## BreakoutControl
module BreakoutControl(clk_50, strt, rst, L, R, tick, color, pix_x, pix_y, ball_x, ball_y, pad_x, bricks, win, lose);
For scale: about 2000 cells after synthesis.
Settings: LEC_CHECK=0, CAP_MARGIN=10, CORE_MARGIN=2, CORE_UTILIZATION=72, CTS_CLUSTER_SIZE=80, GPL_ROUTABILITY_DRIVEN=1, MAX_ROUTING_LAYER=met5, PLACE_DENSITY_LB_ADDON=0.0, SETUP_SLACK_MARGIN=0.67, SLEW_MARGIN=20; clock period 2.35 ns.
run.sh (not shown) runs the stock make flow with config.mk's settings and CLKGATE_MAP_FILE=.
The first run aborted during clock tree synthesis, error DPL-0038.
Edit:
Settings changed: CORE_UTILIZATION 72 to 55, CTS_CLUSTER_SIZE 80 to 41, GPL_ROUTABILITY_DRIVEN 1 to 0, PLACE_DENSITY_LB_ADDON 0.0 to 0.04, SETUP_SLACK_MARGIN 0.67 to 0.48.
Clock period 2.35 ns to 2.94 ns, I/O delays scaled along.
Effect: The changed run finished with setup timing left; synthesized cell count stays the same; die size went up by a quarter to a third; synthesized area does not change.
Edit:
Settings changed: CAP_MARGIN 10 to 20, CORE_UTILIZATION 55 to 59, CTS_CLUSTER_SIZE 41 to unset, GPL_ROUTABILITY_DRIVEN 0 to unset, MAX_ROUTING_LAYER met5 to unset, PLACE_DENSITY_LB_ADDON 0.04 to unset, SETUP_SLACK_MARGIN 0.48 to unset.
Clock period 2.94 ns to 5.02 ns, I/O delays scaled along.
This time the run completed with no timing, DRC or antenna violations.
Design area decreases by 17%.
Fmax decreases by 25%.
Setup slack improves by 0.95 ns.
First-iteration DRC count decreases by 5.5%.
Synthesized cell count is unchanged.
Utilization decreases by 7.6 points.
Non-clock buffer count decreases by 315.
Critical path depth is unchanged.
Power decreases by 56%.
Edit:
Settings changed: CORE_UTILIZATION 59 to 58, CTS_CLUSTER_SIZE set to 41, SETUP_SLACK_MARGIN set to 1.86, TNS_END_PERCENT set to 5.
Clock period 5.02 ns to 6.76 ns, I/O delays scaled along.
Sequential cell count does not change. Design area is lower by 0.93%. Core utilization is lower by 2.2 points. Setup slack improved by 1.9 ns. Total power is lower by 27%. Hold slack stays flat. Global-route usage is lower by 0.39 points. Sequential power is lower by 21%.

---

Starting RTL as in the previous note.
export LEC_CHECK = 0
export CAP_MARGIN = 40
export CORE_MARGIN = 2
export CORE_UTILIZATION = 72
export CTS_CLUSTER_DIAMETER = 229
export CTS_CLUSTER_SIZE = 86
export GPL_ROUTABILITY_DRIVEN = 1
export MAX_ROUTING_LAYER = met5
export PLACE_DENSITY = 0.38
export SLEW_MARGIN = 20
create_clock -name core_clock -period 2.23 [get_ports {clk_50}]
The baseline aborted during global routing.
Edit:
Settings changed: ABC_AREA from default to 1, CAP_MARGIN 40 to 20, CORE_UTILIZATION 72 to 40, CTS_CLUSTER_DIAMETER 229 to default, CTS_CLUSTER_SIZE 86 to default, GPL_ROUTABILITY_DRIVEN 1 to default, MAX_ROUTING_LAYER met5 to default, PLACE_DENSITY 0.38 to default, SLEW_MARGIN 20 to 15.
Clock period 2.23 ns to 10.0 ns, I/O delays scaled along.
Outcome: This time the run produced a clean layout. Synthesized cell count went up by about 26%. Synthesized area increases by 6.2%. Die size came out higher by about 90%.

---

Setup of lagoon:
BreakoutControl again, from the RTL that the note above started with.
clock: 2.75 ns
lec_check: 0
abc_area: 1
cap_margin: 20
core_margin: 2
core_utilization: 72
cts_cluster_diameter: 26
cts_cluster_size: 25
place_density_lb_addon: 0.26
setup_slack_margin: 0.81
slew_margin: 20
lagoon terminated abnormally: 4_1_cts reported DPL-0033.
diff inputs: lagoon => harbor
# lagoon
export LEC_CHECK = 0
export ABC_AREA = 1
export CAP_MARGIN = 20
export CORE_MARGIN = 2
export CORE_UTILIZATION = 72
export CTS_CLUSTER_DIAMETER = 26
export CTS_CLUSTER_SIZE = 25
export PLACE_DENSITY_LB_ADDON = 0.26
export SETUP_SLACK_MARGIN = 0.81
export SLEW_MARGIN = 20
create_clock -name core_clock -period 2.75 [get_ports {clk_50}]
# harbor
export LEC_CHECK = 0
export CAP_MARGIN = 20
export CORE_MARGIN = 2
export CORE_UTILIZATION = 59
export CTS_CLUSTER_SIZE = 41
export SETUP_SLACK_MARGIN = -0.65
export SLEW_MARGIN = 20
create_clock -name core_clock -period 6.76 [get_ports {clk_50}]
[summary]
- harbor reached the end of the flow, and the finished layout is clean on the timing, design-rule and antenna checks.
- NOTE synthesized area lagoon->harbor decreased by a few percent
- In harbor the number of standard cells after synthesis turned out 525 lower than in lagoon.
- From lagoon to harbor the numbers moved as follows: setup slack after placement grew by 2.59 ns, area of the placeable core grew by about 15%, cell count listed in synth_stat.txt shrank by 21%, die size grew by 3900 µm², post-synthesis share of cell area spent on xor and xnor gates grew by 1.3 points.
- The higher placement row count came out of harbor.
What xenon does differently from harbor at the input level:
# harbor
export LEC_CHECK = 0
export CAP_MARGIN = 20
export CORE_MARGIN = 2
export CORE_UTILIZATION = 59
export CTS_CLUSTER_SIZE = 41
export SETUP_SLACK_MARGIN = -0.65
export SLEW_MARGIN = 20
create_clock -name core_clock -period 6.76 [get_ports {clk_50}]
# xenon
export LEC_CHECK = 0
export CAP_MARGIN = 20
export CORE_MARGIN = 2
export CORE_UTILIZATION = 54
export SLEW_MARGIN = 20
create_clock -name core_clock -period 4.75 [get_ports {clk_50}]
Results
Detailed-routing wirelength on met1 for xenon is higher than for harbor. For harbor, the top metal layer carrying routed signals was met5, unlike xenon, where it was met4. Taking harbor as the reference, in xenon area added between synthesis and finish higher, cell area after layout increased 1.5%, layout clock buffer count decreased by 1 relative to the old numbers. xenon: post-route clock period utilization 27 points above harbor.
### xenon -> fjord
# xenon
export LEC_CHECK = 0
export CAP_MARGIN = 20
export CORE_MARGIN = 2
export CORE_UTILIZATION = 54
export SLEW_MARGIN = 20
create_clock -name core_clock -period 4.75 [get_ports {clk_50}]
# fjord
export LEC_CHECK = 0
export ABC_AREA = 1
export CAP_MARGIN = 30
export CORE_MARGIN = 2
export CORE_UTILIZATION = 40
export SLEW_MARGIN = 25
export TNS_END_PERCENT = 5
create_clock -name core_clock -period 6.76 [get_ports {clk_50}]
[summary]
fjord — design area 6.0% higher, xenon as reference. xenon vs fjord, largest non-sequential cell family by area: AND-OR/OR-AND gates vs simple AND/OR/NAND/NOR gates. met3 track demand over resource ended up 1.5 points lower on fjord than on xenon. Sequential share of layout area for fjord: 1.8 points down relative to xenon.
--- input diff fjord..pepper ---
# fjord
export LEC_CHECK = 0
export ABC_AREA = 1
export CAP_MARGIN = 30
export CORE_MARGIN = 2
export CORE_UTILIZATION = 40
export SLEW_MARGIN = 25
export TNS_END_PERCENT = 5
create_clock -name core_clock -period 6.76 [get_ports {clk_50}]
# pepper
export LEC_CHECK = 0
export CAP_MARGIN = 20
export CORE_MARGIN = 2
export CORE_UTILIZATION = 68
export SLEW_MARGIN = 20
create_clock -name core_clock -period 6.76 [get_ports {clk_50}]
Notes after the runs:
- pepper vs. fjord: net count reported at finish went down by 562.
- Going from fjord to pepper, multiplexer area fraction after synthesis rose by 1.7 points; number of non-filler instances in the completed layout fell by 838; total power fell by about 4.3%; met1 usage in global routing rose by 18 points; count of clock-buffer cells in the layout fell by 8.
- Count of mapped cells out of synthesis in pepper is about 20% below fjord.
- Against fjord, pepper comes in 2.8 points lower on layout overhead on the synthesized area.
- The lower via count of the first global-routing pass came out of pepper.
- Summary: cell internal power dissipation, pepper better than fjord

---

north:
Starting RTL as in the previous note.
Settings: LEC_CHECK=0, ABC_AREA=1, CAP_MARGIN=25, CORE_MARGIN=6, CORE_UTILIZATION=28, CTS_CLUSTER_DIAMETER=203, HOLD_SLACK_MARGIN=0.06, MIN_ROUTING_LAYER=met1, PLACE_DENSITY=0.44, SLEW_MARGIN=30, TNS_END_PERCENT=40; clock period 7.15 ns.
north went all the way through synthesis, placement and routing and the layout is clean on timing, DRC and antenna.
Inputs modified between north and south:
# north
export LEC_CHECK = 0
export ABC_AREA = 1
export CAP_MARGIN = 25
export CORE_MARGIN = 6
export CORE_UTILIZATION = 28
export CTS_CLUSTER_DIAMETER = 203
export HOLD_SLACK_MARGIN = 0.06
export MIN_ROUTING_LAYER = met1
export PLACE_DENSITY = 0.44
export SLEW_MARGIN = 30
export TNS_END_PERCENT = 40
create_clock -name core_clock -period 7.15 [get_ports {clk_50}]
# south
export LEC_CHECK = 0
export CAP_MARGIN = 20
export CORE_MARGIN = 2
export CORE_UTILIZATION = 40
export SLEW_MARGIN = 20
create_clock -name core_clock -period 4.75 [get_ports {clk_50}]
[summary]
south was carried through to the last stage, and its layout satisfied the timing, design-rule and antenna checks.
Delta (south minus north): worst setup slack after placement saw a decrease, first-iteration DRC count saw an increase, post-route standard cell area excluding fillers saw a decrease.
Between south and north, it is south whose worst hold slack is higher, by 0.027 ns.
Looking at maximum single-stage delay on the critical path, south sits below north.
Diff north -> south | area of the multi-input gates | down by a few percent
north leaves more setup margin than south.
Row power after layout: south higher / north lower
On post-route clock skew: south sits below north.
Compared with north, number of instances in the synthesized netlist in south decreased by more than 10%.
In the reports for north and south, the smaller clock tree buffer count of the final layout belongs to south.
Inputs modified between south and east:
# south
export LEC_CHECK = 0
export CAP_MARGIN = 20
export CORE_MARGIN = 2
export CORE_UTILIZATION = 40
export SLEW_MARGIN = 20
create_clock -name core_clock -period 4.75 [get_ports {clk_50}]
# east
export LEC_CHECK = 0
export ABC_AREA = 1
export CAP_MARGIN = 20
export CORE_MARGIN = 2
export CORE_UTILIZATION = 72
export CTS_CLUSTER_DIAMETER = 62
export CTS_CLUSTER_SIZE = 14
export PLACE_DENSITY_LB_ADDON = 0.26
export SLEW_MARGIN = 20
create_clock -name core_clock -period 2.64 [get_ports {clk_50}]
--- outcome ---
- No crash in east: every stage finished, but the layout fails its final checks due to negative setup slack.
- Diff south -> east: area growth from synthesis to layout moved up, highest ir drop seen on vdd saw an increase, critical path depth picked up an extra 5, final critical-path required period decreased 0.37 ns.
- east ended up with a lower mux share of post-synthesis cell area than south did.
- Sum of negative setup slack: lower on east
Input-level comparison between west and east:
# east
export LEC_CHECK = 0
export ABC_AREA = 1
export CAP_MARGIN = 20
export CORE_MARGIN = 2
export CORE_UTILIZATION = 72
export CTS_CLUSTER_DIAMETER = 62
export CTS_CLUSTER_SIZE = 14
export PLACE_DENSITY_LB_ADDON = 0.26
export SLEW_MARGIN = 20
create_clock -name core_clock -period 2.64 [get_ports {clk_50}]
# west
export LEC_CHECK = 0
export CAP_MARGIN = 20
export CORE_MARGIN = 2
export CORE_UTILIZATION = 64
export SLEW_MARGIN = 20
create_clock -name core_clock -period 4.99 [get_ports {clk_50}]
==> results <==
- Relative to east, power in combinational cells has gone down in west.
- Summary — critical path depth, west relative to east: lower, by 4.
- Looking at slew of the pin with the lowest slew margin, west sits 0.26 ns above east.
- The layout overhead on the synthesized area reported for west is smaller than that of east by 11 points.
- Sequential power, west vs east: down by more than a quarter
- Cmp west and east / global-route usage / higher: east
- west completed end to end with timing, DRC and antenna clean.
- Ran to the end and failed final checks on negative setup slack: east.
> inputs changed (west -> middle)
# west
export LEC_CHECK = 0
export CAP_MARGIN = 20
export CORE_MARGIN = 2
export CORE_UTILIZATION = 64
export SLEW_MARGIN = 20
create_clock -name core_clock -period 4.99 [get_ports {clk_50}]
# middle
export LEC_CHECK = 0
export CAP_MARGIN = 20
export CORE_MARGIN = 2
export CORE_UTILIZATION = 72
export CTS_CLUSTER_DIAMETER = 30
export CTS_CLUSTER_SIZE = 26
export SLEW_MARGIN = 20
create_clock -name core_clock -period 3.4 [get_ports {clk_50}]
--- outcome ---
- west | status: complete | timing, DRC, antenna: pass
- [flow] middle | stages: complete | final checks: fail | reason: negative setup slack
- In middle, the final period demand of the worst path came out 0.78 ns below the value in west.
- Chip height (middle vs. west) decreases by a few percent
- Total number of nets in the final design is higher on middle
No activity file was given, so power comes from the tool's default toggle rates.
